## top
module top(
        clk, reset, up, down, hsync, vsync, rgb, pmod_switch, pause_switch,
         MISO, SW, SS, MOSI, SCLK, LED, an, seg
    );
     input clk;
     input reset;
     input up;
     input down;
     input pmod_switch;
     input pause_switch;
     output hsync;
     output vsync;
     output [11:0] rgb;
     input MISO;					 
     input [2:0] SW;             
     output SS;                     
     output MOSI;                 
     output SCLK;                 
     output [2:0] LED;			 
     output [3:0] an;			 
     output [6:0] seg;             
     wire w_reset, w_up, w_down, w_vid_on, w_p_tick;
     wire [9:0] w_x, w_y;
     reg [11:0] rgb_reg;
     wire [11:0] rgb_next;
     wire SS;						 
     wire MOSI;                     
     wire SCLK;                     
     reg [2:0] LED;                 
     wire [3:0] an;                 
     wire [6:0] seg;             
     wire [7:0] sndData;
     wire sndRec;
     wire [39:0] jstkData;
     wire [9:0] posData;
     wire score;
     wire [3:0] dig0, dig1, dig2, dig3;
     reg d_inc, d_clr;
     PmodJSTK PmodJSTK_Int(
             .CLK(clk),
             .RST(reset),
             .sndRec(sndRec),
             .DIN(sndData),
             .MISO(MISO),
             .SS(SS),
             .SCLK(SCLK),
             .MOSI(MOSI),
             .DOUT(jstkData)
                 );
      clk5Hz genSndRec(
             .CLK(clk),
             .RST(reset),
  ...
Settings: LEC_CHECK=0, CAP_MARGIN=10, CORE_MARGIN=2, CORE_UTILIZATION=20, HOLD_SLACK_MARGIN=0.15, MAX_ROUTING_LAYER=met4, SETUP_SLACK_MARGIN=1.22, SLEW_MARGIN=10; clock period 6.83 ns.
run.sh (not shown) runs the stock make flow with config.mk's settings and CLKGATE_MAP_FILE=.
The first run went through all stages and came out clean.
Edit:
Settings changed: CAP_MARGIN 10 to 20, CORE_UTILIZATION 20 to 40, HOLD_SLACK_MARGIN 0.15 to default, MAX_ROUTING_LAYER met4 to default, SETUP_SLACK_MARGIN 1.22 to default, SLEW_MARGIN 10 to 20.
Clock period 6.83 ns to 5.12 ns, I/O delays scaled along.
Outcome: First-iteration DRC count shrinks by 16%. Total power came out higher by 21%. Sequential cell count is unchanged.


top again, from the RTL that the note above started with.
// top
module top(
        clk, reset, up, down, hsync, vsync, rgb, pmod_switch, pause_switch,
         MISO, SW, SS, MOSI, SCLK, LED, an, seg
    );
make LEC_CHECK=0 ABC_AREA=1 CAP_MARGIN=20 CORE_MARGIN=2 CORE_UTILIZATION=69 CTS_CLUSTER_DIAMETER=54 PLACE_DENSITY_LB_ADDON=0.29 SETUP_SLACK_MARGIN=0.76 SLEW_MARGIN=20 finish   # period 6.62 ns
The first run went through all stages and came out clean.
Edit:
Settings changed: ABC_AREA 1 to unset, CORE_UTILIZATION 69 to 72, PLACE_DENSITY set to 0.35, PLACE_DENSITY_LB_ADDON 0.29 to unset, SETUP_SLACK_MARGIN 0.76 to 2.09.
Clock period 6.62 ns to 7.06 ns, I/O delays scaled along.
- The new run produced a clean layout
- setup slack gets worse by 0.14 ns
- power goes down by 8.9%
- clock skew came out higher by 0.0039 ns
- cell count shrinks by 15%
- non-clock buffer count climbs by 2


top again, from the RTL that the note above started with.
Design top, start of the top module:
module top(
        clk, reset, up, down, hsync, vsync, rgb, pmod_switch, pause_switch,
         MISO, SW, SS, MOSI, SCLK, LED, an, seg
    );
==> flow/config.mk <==
export PLATFORM = sky130hd
export DESIGN_NAME = top
export DESIGN_NICKNAME = top
export VERILOG_FILES = /design/flow/design.v
export SDC_FILE = /design/flow/constraint.sdc
export NUM_CORES = 4
export LEC_CHECK = 0
export ABC_AREA = 1
export CAP_MARGIN = 20
export CORE_ASPECT_RATIO = 1.29
export CORE_MARGIN = 2
export CORE_UTILIZATION = 20
export CTS_CLUSTER_DIAMETER = 139
export HOLD_SLACK_MARGIN = 0.15
export MAX_ROUTING_LAYER = met4
export SETUP_SLACK_MARGIN = 1.22
export SLEW_MARGIN = 5
export TNS_END_PERCENT = 35
==> flow/constraint.sdc <==
create_clock -name core_clock -period 6.83 [get_ports {clk}]
set_input_delay 1.3660 -clock core_clock [delete_from_list [all_inputs] [get_ports {clk}]]
set_output_delay 1.3660 -clock core_clock [all_outputs]
set_load 0.01 [all_outputs]
The first run went through all stages and came out clean.
Rerun with:
==> flow/config.mk (replaced) <==
export PLATFORM = sky130hd
export DESIGN_NAME = top
export DESIGN_NICKNAME = top
export VERILOG_FILES = /design/flow/design.v
export SDC_FILE = /design/flow/constraint.sdc
export NUM_CORES = 4
export LEC_CHECK = 0
export ABC_AREA = 1
export CAP_MARGIN = 20
export CORE_MARGIN = 2
export CORE_UTILIZATION = 72
export PLACE_DENSITY = 0.37
export SETUP_SLACK_MARGIN = -0.15
export SLEW_MARGIN = 20
==> flow/constraint.sdc (replaced) <==
create_clock -name core_clock -period 2.84 [get_ports {clk}]
set_input_delay 0.5680 -clock core_clock [delete_from_list [all_inputs] [get_ports {clk}]]
set_output_delay 0.5680 -clock core_clock [all_outputs]
set_load 0.01 [all_outputs]
What happened:
- This time the run produced a layout that fails on negative setup slack
- clock-buffer cell count went down by 3
- via count went up by a little under a tenth
- first-iteration DRC count goes up by well over a third
- synthesized area is unchanged
- worst setup slack got worse by 3.0 ns
Rerun with:
--- a/flow/config.mk
+++ b/flow/config.mk
@@ -11,4 +11,7 @@
 export CORE_UTILIZATION = 72
-export PLACE_DENSITY = 0.37
-export SETUP_SLACK_MARGIN = -0.15
+export CTS_CLUSTER_DIAMETER = 366
+export CTS_CLUSTER_SIZE = 15
+export HOLD_SLACK_MARGIN = 0.3
+export PLACE_DENSITY = 0.74
+export SETUP_SLACK_MARGIN = 0.27
 export SLEW_MARGIN = 20
=>
- The new run completed, yet does not pass: negative setup slack
- combinational power falls slightly
- routed wire length went down slightly
- die area does not change
- clock-buffer cell count fell by 17
Rerun with:
--- a/flow/config.mk
+++ b/flow/config.mk
@@ -11,7 +11,4 @@
 export CORE_UTILIZATION = 72
-export CTS_CLUSTER_DIAMETER = 366
-export CTS_CLUSTER_SIZE = 15
-export HOLD_SLACK_MARGIN = 0.3
-export PLACE_DENSITY = 0.74
-export SETUP_SLACK_MARGIN = 0.27
+export CTS_CLUSTER_DIAMETER = 207
+export PLACE_DENSITY = 0.35
 export SLEW_MARGIN = 20
Effect: The new run reached the layout checks and failed them: negative setup slack; flip-flop count is unchanged; final area barely changes; synthesized cell count does not change; total power increases by 16%; core utilization hardly moves; combinational power increases by about 2%; wire length increases by about 2.5%; die area is unchanged; worst setup slack degrades by 0.084 ns; global-route usage increases by 1.6 points.
Rerun with:
--- a/flow/config.mk
+++ b/flow/config.mk
@@ -7,3 +7,2 @@
 export LEC_CHECK = 0
-export ABC_AREA = 1
 export CAP_MARGIN = 20
@@ -11,4 +10,5 @@
 export CORE_UTILIZATION = 72
-export CTS_CLUSTER_DIAMETER = 207
+export CTS_CLUSTER_DIAMETER = 54
 export PLACE_DENSITY = 0.35
+export SETUP_SLACK_MARGIN = -0.55
 export SLEW_MARGIN = 20
==> flow/constraint.sdc (replaced) <==
create_clock -name core_clock -period 7.06 [get_ports {clk}]
set_input_delay 1.4120 -clock core_clock [delete_from_list [all_inputs] [get_ports {clk}]]
set_output_delay 1.4120 -clock core_clock [all_outputs]
set_load 0.01 [all_outputs]
What happened:
- Now the flow completed without violations
- final area decreases by 6.3%
- hold slack got worse by 0.0064 ns
- global-route usage decreases by 2.9 points
- non-clock buffer count decreases by 67
Power figures rest on the tool's default switching activity, not on a simulated workload.
